==> run A <==
==> flow/design.v (excerpt) <==
module conv_mac_unit (
	input wire aclk,
	input wire aresetn,
	input wire aclken,
	input wire[1:0] calfmt,
	input wire[8*16-1:0] mac_in_ftm,
	input wire[8*16-1:0] mac_in_wgt,
	input wire mac_in_ftm_masked,
	input wire[1:0] mac_in_info_along,
	input wire mac_in_valid,
	output wire[7:0] mac_out_exp,
	output wire[39:0] mac_out_frac,
	output wire[1:0] mac_out_info_along,
	output wire mac_out_valid
);
Settings: LEC_CHECK=0, ABC_AREA=1, CAP_MARGIN=15, CELL_PAD_IN_SITES_DETAIL_PLACEMENT=2, CORE_MARGIN=5, CORE_UTILIZATION=15, GPL_ROUTABILITY_DRIVEN=1, HOLD_SLACK_MARGIN=0.17, MAX_ROUTING_LAYER=met4, MIN_ROUTING_LAYER=met2, PLACE_DENSITY_LB_ADDON=0.2, SLEW_MARGIN=20, TNS_END_PERCENT=60; clock period 7.75 ns.
run.sh (not shown) runs the stock make flow with config.mk's settings and CLKGATE_MAP_FILE=.
==> inputs of run P, as changes to run A <==
ABC_AREA = unset   (was 1)
CAP_MARGIN = 20   (was 15)
CELL_PAD_IN_SITES_DETAIL_PLACEMENT = unset   (was 2)
CORE_MARGIN = 2   (was 5)
CORE_UTILIZATION = 58   (was 15)
GPL_ROUTABILITY_DRIVEN = unset   (was 1)
HOLD_SLACK_MARGIN = unset   (was 0.17)
MAX_ROUTING_LAYER = unset   (was met4)
MIN_ROUTING_LAYER = unset   (was met2)
PLACE_DENSITY_LB_ADDON = unset   (was 0.2)
TNS_END_PERCENT = unset   (was 60)
==> flow/constraint.sdc (replaced) <==
create_clock -name core_clock -period 7.55 [get_ports {aclk}]
set_input_delay 1.5100 -clock core_clock [delete_from_list [all_inputs] [get_ports {aclk}]]
set_output_delay 1.5100 -clock core_clock [all_outputs]
set_load 0.01 [all_outputs]
==> inputs of run G, as changes to run A <==
ABC_AREA = unset   (was 1)
CELL_PAD_IN_SITES_DETAIL_PLACEMENT = unset   (was 2)
CORE_MARGIN = 2   (was 5)
CORE_UTILIZATION = 72   (was 15)
HOLD_SLACK_MARGIN = unset   (was 0.17)
MAX_ROUTING_LAYER = unset   (was met4)
MIN_ROUTING_LAYER = unset   (was met2)
PLACE_DENSITY = 0.65   (was unset)
PLACE_DENSITY_LB_ADDON = unset   (was 0.2)
SETUP_SLACK_MARGIN = -0.35   (was unset)
TNS_END_PERCENT = unset   (was 60)
==> flow/constraint.sdc (replaced) <==
create_clock -name core_clock -period 5.63 [get_ports {aclk}]
set_input_delay 1.1260 -clock core_clock [delete_from_list [all_inputs] [get_ports {aclk}]]
set_output_delay 1.1260 -clock core_clock [all_outputs]
set_load 0.01 [all_outputs]
==> inputs of run H, as changes to run A <==
ABC_AREA = unset   (was 1)
CAP_MARGIN = 20   (was 15)
CELL_PAD_IN_SITES_DETAIL_PLACEMENT = unset   (was 2)
CORE_MARGIN = 2   (was 5)
CORE_UTILIZATION = 66   (was 15)
GPL_ROUTABILITY_DRIVEN = unset   (was 1)
HOLD_SLACK_MARGIN = unset   (was 0.17)
MAX_ROUTING_LAYER = unset   (was met4)
MIN_ROUTING_LAYER = unset   (was met2)
PLACE_DENSITY_LB_ADDON = unset   (was 0.2)
SETUP_SLACK_MARGIN = 1.09   (was unset)
TNS_END_PERCENT = unset   (was 60)
==> flow/constraint.sdc (replaced) <==
create_clock -name core_clock -period 7.0 [get_ports {aclk}]
set_input_delay 1.4000 -clock core_clock [delete_from_list [all_inputs] [get_ports {aclk}]]
set_output_delay 1.4000 -clock core_clock [all_outputs]
set_load 0.01 [all_outputs]
==> comparison table <==
item                                                                                          run G                            run A                                  run H                                  run P
Status                                                                     finished with violations  no timing/DRC/antenna violations       no timing/DRC/antenna violations       no timing/DRC/antenna violations
Reasons for failing layout checks                                                      setup timing                                -                                      -                                      -
Final non-filler cell total                                                                   20548                            34263                                  20273                                  19679
Worst hold path endpoint                                                                          -  mac_cell_u.fp16_mtso_sign_d1[1]  mac_cell_u.fp16_e_h3_f_add_w_d2[1][2]  mac_cell_u.fp16_e_h3_f_add_w_d2[1][0]
Number of signal-net buffers in the layout                                                     2010                              465                                   1434                                    435
Relative contribution of the clock network to total power                                     0.079                            0.105                                  0.086                                  0.115
Total power after layout                                                                     138 mW                          88.9 mW                                 101 mW                                73.2 mW
Peak ir drop on the vdd network                                                             2.11 mV                         0.477 mV                               0.904 mV                                1.47 mV
End point of the critical path                                         mul_blk[0].mul_u.mul_res[30]     mul_blk[2].mul_u.mul_res[29]           mul_blk[7].mul_u.mul_res[30]           mul_blk[7].mul_u.mul_res[30]
Stages on worst setup path                                                                       20                               16                                     22                                     22
Placed standard-cell area                                                              172000 sq um                     183000 sq um                           163000 sq um                           163000 sq um
Final WL                                                                                  502000 um                        698000 um                              465000 um                              431000 um
Top layer used by detailed routing                                                             met5                             met4                                   met5                                   met5
Compound-Gate Fraction of Synth Area                                                          0.106                           0.0920                                  0.106                                  0.106
Count of buffering cells on the critical path with inverters included                             4                                3                                      4                                      4
Seq pwr                                                                                     17.7 mW                          13.5 mW                                14.2 mW                                13.3 mW
First DRT Iteration DRCs                                                                      17156                            19542                                  13231                                  11163
Wire length on met1                                                                       171000 um                             0 um                              177000 um                              183000 um
Count of TritonRoute iterations in the first routing pass                                        19                                8                                      7                                      7
Highest cell delay on the worst timing path                                                 0.71 ns                          0.95 ns                                0.62 ns                                0.82 ns
Area fraction in xor and xnor cells                                                          0.0415                           0.0385                                 0.0415                                 0.0415
Net count of the finished layout                                                              20902                            22894                                  20330                                  19343
Minimum clock period after layout                                                           6.57 ns                          7.22 ns                                6.41 ns                                7.02 ns
Row count                                                                                       171                              383                                    178                                    190
Post-Route Skew                                                                           0.0544 ns                         0.112 ns                              0.0408 ns                              0.0581 ns
CTS clk-pin slew, worst paths                                                               0.06 ns                          0.07 ns                                0.07 ns                                0.06 ns
Post-synthesis chip area from yosys                                                    156000 sq um                     164000 sq um                           156000 sq um                           156000 sq um
Die x size                                                                                   470 um                          1050 um                                 491 um                                 523 um

* * *

==> run a <==
Starting RTL as in the previous note.
clock: 7.0 ns
lec_check: 0
cap_margin: 20
core_margin: 2
core_utilization: 40
gpl_timing_driven: 0
setup_slack_margin: 0.05
slew_margin: 20
==> run b (differences from run a) <==
--- a/flow/config.mk
+++ b/flow/config.mk
@@ -7,7 +7,9 @@
 export LEC_CHECK = 0
+export ABC_AREA = 1
 export CAP_MARGIN = 20
 export CORE_MARGIN = 2
-export CORE_UTILIZATION = 40
-export GPL_TIMING_DRIVEN = 0
-export SETUP_SLACK_MARGIN = 0.05
+export CORE_UTILIZATION = 69
+export CTS_CLUSTER_DIAMETER = 334
+export CTS_CLUSTER_SIZE = 99
+export PLACE_DENSITY = 0.4
 export SLEW_MARGIN = 20
==> flow/constraint.sdc (replaced) <==
create_clock -name core_clock -period 4.27 [get_ports {aclk}]
set_input_delay 0.8540 -clock core_clock [delete_from_list [all_inputs] [get_ports {aclk}]]
set_output_delay 0.8540 -clock core_clock [all_outputs]
set_load 0.01 [all_outputs]
==> flow_summary.ini <==
; physical design summary
[synthesis]
ys_seq_share_pct = 25.5
netlist_instances = 19600
yosys.area_share.adder_pct = 33.3
ys_cells = 19600
yosys_area_um2 = 164000
xor_share_pct = 3.85

[clocking]
post_cts_buffers = 291
cts_resized = 1600
numCtsBuffers = 18
clk_path_buf_depth = 3

[placed_design]
portBuffers = 311

[run_status]
status = did not finish
haltStage = global routing
The numbers above come from run b.

==> flow_summary.ini <==
; generated from flow reports
[run_status]
status = no timing/DRC/antenna violations

[synthesis]
yosys.area_share.adder_pct = 34.9
xor_share_pct = 4.15
ys_cells = 16000
yosys_area_um2 = 156000
syn-cell-area_um2 = 156000
ys_seq_share_pct = 26.7

[routing]
highest-signal-layer = met5
wl_met2_um = 232000

[placed_design]
portBuffers = 309

[clocking]
post_cts_buffers = 36
clk_path_buf_depth = 4
numCtsBuffers = 166

[sta]
rsz0062_at_grt = true
The numbers above come from run a.


* * *

==> job 2382 <==
Starting RTL as in the previous note.
Settings: LEC_CHECK=0, ABC_AREA=0, CAP_MARGIN=20, CELL_PAD_IN_SITES_GLOBAL_PLACEMENT=1, CORE_MARGIN=2, CORE_UTILIZATION=64, GPL_TIMING_DRIVEN=1, SETUP_SLACK_MARGIN=0.5, SLEW_MARGIN=20; clock period 6.22 ns.
==> job 2764 (differences from job 2382) <==
ABC_AREA = default   (was 0)
CAP_MARGIN = 15   (was 20)
CELL_PAD_IN_SITES_GLOBAL_PLACEMENT = default   (was 1)
CORE_UTILIZATION = 72   (was 64)
GPL_ROUTABILITY_DRIVEN = 1   (was default)
GPL_TIMING_DRIVEN = default   (was 1)
PLACE_DENSITY = 0.71   (was default)
SETUP_SLACK_MARGIN = 0.8   (was 0.5)
==> flow/constraint.sdc (replaced) <==
create_clock -name core_clock -period 6.95 [get_ports {aclk}]
set_input_delay 1.3900 -clock core_clock [delete_from_list [all_inputs] [get_ports {aclk}]]
set_output_delay 1.3900 -clock core_clock [all_outputs]
set_load 0.01 [all_outputs]
==> job 5408 (differences from job 2382) <==
ABC_AREA = default   (was 0)
CELL_PAD_IN_SITES_GLOBAL_PLACEMENT = default   (was 1)
CORE_UTILIZATION = 70   (was 64)
GPL_TIMING_DRIVEN = default   (was 1)
SETUP_SLACK_MARGIN = -0.32   (was 0.5)
==> flow/constraint.sdc (replaced) <==
create_clock -name core_clock -period 5.49 [get_ports {aclk}]
set_input_delay 1.0980 -clock core_clock [delete_from_list [all_inputs] [get_ports {aclk}]]
set_output_delay 1.0980 -clock core_clock [all_outputs]
set_load 0.01 [all_outputs]
==> job 6609 (differences from job 2382) <==
ABC_AREA = default   (was 0)
CAP_MARGIN = 35   (was 20)
CELL_PAD_IN_SITES_GLOBAL_PLACEMENT = default   (was 1)
CORE_UTILIZATION = 72   (was 64)
GPL_TIMING_DRIVEN = default   (was 1)
PLACE_DENSITY = 0.66   (was default)
SETUP_SLACK_MARGIN = -0.32   (was 0.5)
==> flow/constraint.sdc (replaced) <==
create_clock -name core_clock -period 5.49 [get_ports {aclk}]
set_input_delay 1.0980 -clock core_clock [delete_from_list [all_inputs] [get_ports {aclk}]]
set_output_delay 1.0980 -clock core_clock [all_outputs]
set_load 0.01 [all_outputs]
==> results <==
metric	job 2382	job 6609	job 2764	job 5408
Run status	complete, but fails checks	stopped before the end	finished clean	complete, but fails checks
Stage where the flow stopped	-	global routing	-	-
Reasons for failing layout checks	negative setup slack	-	-	negative setup slack
Gate power share	77.4%	-	75.9%	78.8%
Worst clock skew	0.0918 ns	-	0.0392 ns	0.0386 ns
Crit path from	mac_cell_u.mul_op_b_arr_d1[5][6]	-	mac_cell_u.mul_op_b_arr_d1[7][6]	mac_cell_u.mul_op_b_arr_d1[4][1]
Internal power consumption	63.0 mW	-	50.4 mW	76.3 mW
Switching power share of the total	46.0%	-	47.9%	45.4%
Largest stage delay on the critical path	0.55 ns	-	0.57 ns	0.73 ns
Pin slew with the least headroom to its limit	1.18 ns	-	1.17 ns	1.17 ns
Tapcells	3202	-	2854	2975
Endpoint of the worst-slack reg-to-reg timing path	mul_blk[5].mul_u.mul_res[29]	-	mul_blk[7].mul_u.mul_res[30]	mul_blk[4].mul_u.mul_res[31]
Vias post-DR	122k	-	127k	131k
Count of final hold-check violations	0	-	0	0
Final routed wire length divided by cell count	22.3 µm	-	23.8 µm	23.6 µm
Hold path start	mac_cell_u.fp16_e_h3_f_add_w_d1[6][0]	-	mac_cell_u.fp16_e_h3_f_add_w_d1[3][2]	-
Count of warning messages emitted by the tools	44	-	37	35
Clock-pin slew on the worst setup and hold paths	0.07 ns	-	0.07 ns	0.08 ns
Seq group	16.0 mW	-	14.3 mW	18.1 mW
Share of final layout cell area taken by clock buffers and inverters	3.17%	-	3.11%	2.99%
Final tally of max-slew violations	0	-	0	0
Finish-stage setup viols	5	-	0	150
Met2 layer wire length in the routed design	212 mm	-	220 mm	230 mm
Power and IR drop assume default switching activity.
